// pt100_temp
module pt100_temp (
    input  wire        clk,
    input  wire        rst,
    input  wire        in_valid,
    output wire        in_ready,
    input  wire [11:0] yk,
    output wire        out_valid,
    output wire [27:0] temp,
    output wire [27:0] temp_filt,
    output wire        alarm
    );
Size: roughly 12,000 cells after synthesis, ~630 flip-flops, ~87,000 um^2 of cells after synthesis.
clock: 13.7 ns
lec_check: 0
abc_area: 1
cap_margin: 20
core_margin: 2
core_utilization: 72
cts_cluster_diameter: 210
cts_cluster_size: 52
place_density: 0.6
slew_margin: 20
run.sh (not shown) runs the stock make flow with config.mk's settings and CLKGATE_MAP_FILE=.
The starting point did not get past global routing.
Next try:
Settings changed: ABC_AREA 1 to unset, CORE_UTILIZATION 72 to 40, CTS_CLUSTER_DIAMETER 210 to unset, CTS_CLUSTER_SIZE 52 to unset.
Clock period 13.7 ns to 22.1 ns, I/O delays scaled along.
Now the flow finished with timing, DRC and antenna clean. Die area went up by about 70%. Synthesized cell count went down by about 19%. Area after synthesis went down by 4.3%.
Next try:
Settings changed: CORE_UTILIZATION 40 to 72, MAX_ROUTING_LAYER set to met4, PLACE_DENSITY 0.6 to unset, PLACE_DENSITY_LB_ADDON set to 0.0, SETUP_SLACK_MARGIN set to -1.17.
Clock period 22.1 ns to 15.3 ns, I/O delays scaled along.
The new run stopped in global routing (GRT-0116).
Die size fell by 44%.
Synthesized area stays the same.
Synthesized cell count does not change.

---

Starting RTL as in the previous note.
make LEC_CHECK=0 ABC_AREA=1 CAP_MARGIN=20 CORE_MARGIN=2 CORE_UTILIZATION=59 CTS_CLUSTER_DIAMETER=170 GPL_ROUTABILITY_DRIVEN=1 MIN_ROUTING_LAYER=met1 PLACE_DENSITY_LB_ADDON=0.18 SETUP_SLACK_MARGIN=0.26 SLEW_MARGIN=35 TNS_END_PERCENT=5 finish   # period 14.7 ns
The first run finished with setup timing left.
==> next run, changes <==
Settings changed: ABC_AREA 1 to default, CORE_UTILIZATION 59 to 72, CTS_CLUSTER_DIAMETER 170 to 29, CTS_CLUSTER_SIZE from default to 61, PLACE_DENSITY_LB_ADDON 0.18 to default, SETUP_SLACK_MARGIN 0.26 to 1.21.
Clock period 14.7 ns to 4.68 ns, I/O delays scaled along.
The new run aborted during clock tree synthesis (4_1_cts) (DPL-0033).
Area after synthesis came out lower by 4.3%.
Die size came out lower by 21%.
Synthesized cell count came out lower by 19%.

---

== job 101 ==
pt100_temp again, from the RTL that the note above started with.
Settings: LEC_CHECK=0, CAP_MARGIN=20, CORE_MARGIN=2, CORE_UTILIZATION=40, PLACE_DENSITY=0.6, SLEW_MARGIN=20; clock period 14.7 ns.
Job 101 -> stages 100% | layout checks FAIL | setup timing
Modified inputs, job 102 compared to job 101
- an added CTS_CLUSTER_DIAMETER of 170
- a deleted PLACE_DENSITY that had been 0.6
- an added MAX_ROUTING_LAYER of met4
- an added SETUP_SLACK_MARGIN of 0.26
- an added ABC_AREA of 1
- an added MIN_ROUTING_LAYER of met1
- an added TNS_END_PERCENT of 5
- a change of CORE_UTILIZATION from 40 to 65
- a change of SLEW_MARGIN from 20 to 35
- an added PLACE_DENSITY_LB_ADDON of 0.04
- an added GPL_ROUTABILITY_DRIVEN of 1
--- outcome ---
- Job 102 is listed as incomplete: the tool reported an error in global routing and the run ended there.
- From job 101 to job 102 the numbers moved as follows: die area has decreased; minimum setup slack after placement went up; number of H-tree branching levels fell by 1; portion of the post-synthesis area used by sequential elements shrank by 0.88 points.
- Looking at final weighted congestion of routability-driven global placement across job 102 and job 101, the one that comes out higher is job 102.
- Of job 102 and job 101, the higher total instance count after detailed placement belongs to job 102.
- Count of cells resized by post-cts repair is lower on job 102
- Going from job 101 to job 102, number of setup buffers added after CTS shrank by more than half.
- NOTE post-synthesis chip area from yosys job 101->job 102 increased by a few percent
- Going from job 101 to job 102, starting utilization of the core area grows by 25 points.
Input changes introduced in job 103 (baseline for comparison: job 102):
- SETUP_SLACK_MARGIN now 2.03, was 0.26
- CORE_UTILIZATION now 72, was 65
- MAX_ROUTING_LAYER no longer set, was met4
- TNS_END_PERCENT no longer set, was 5
- GPL_ROUTABILITY_DRIVEN no longer set, was 1
- CTS_CLUSTER_DIAMETER no longer set, was 170
- SLEW_MARGIN now 20, was 35
- PLACE_DENSITY_LB_ADDON now 0.0, was 0.04
- ABC_AREA no longer set, was 1
- MIN_ROUTING_LAYER no longer set, was met1
- the clock period (ns, I/O delays scaled along) now 18.6, was 14.7
Notes after the runs:
Job 103: no failed stages, no open violations at the end. Number of different library cells in the post-synthesis netlist went up by more than half going from job 102 to job 103. Measured against job 103, the synthesized cell count of job 102 comes out at 1.2 times the reference value. Between job 102 and job 103, total clock buffers created by CTS is lower for job 102, job 103 comes in above that. Cell count after placement of job 103 falls short of that of job 102 by more than 10%. Summary of the comparison: overall die width is lower in job 103, relative to job 102.
Setup changes, job 103 to job 104
- removing PLACE_DENSITY_LB_ADDON (formerly 0.0)
- removing SETUP_SLACK_MARGIN (formerly 2.03)
- changing CORE_UTILIZATION from 72 to 28
- setting PLACE_DENSITY to 0.6 for the first time
- changing the clock period (ns, I/O delays scaled along) from 18.6 to 22.1
### Flow results
Per the comparison of job 104 with job 103, chip height moved up, period utilization moved down.
Comparing job 103 against job 104, there is no change at all in flip-flop count.
Job 103 was larger in final cell area than job 104.
Diff job 103 -> job 104: met3 wire length went down by about 70%; worst hold slack went up by 0.015 ns; worst hold path cell count went up by 1.
Job 103 → job 104: sequential share of layout area now sits higher, final design utilization now sits lower.
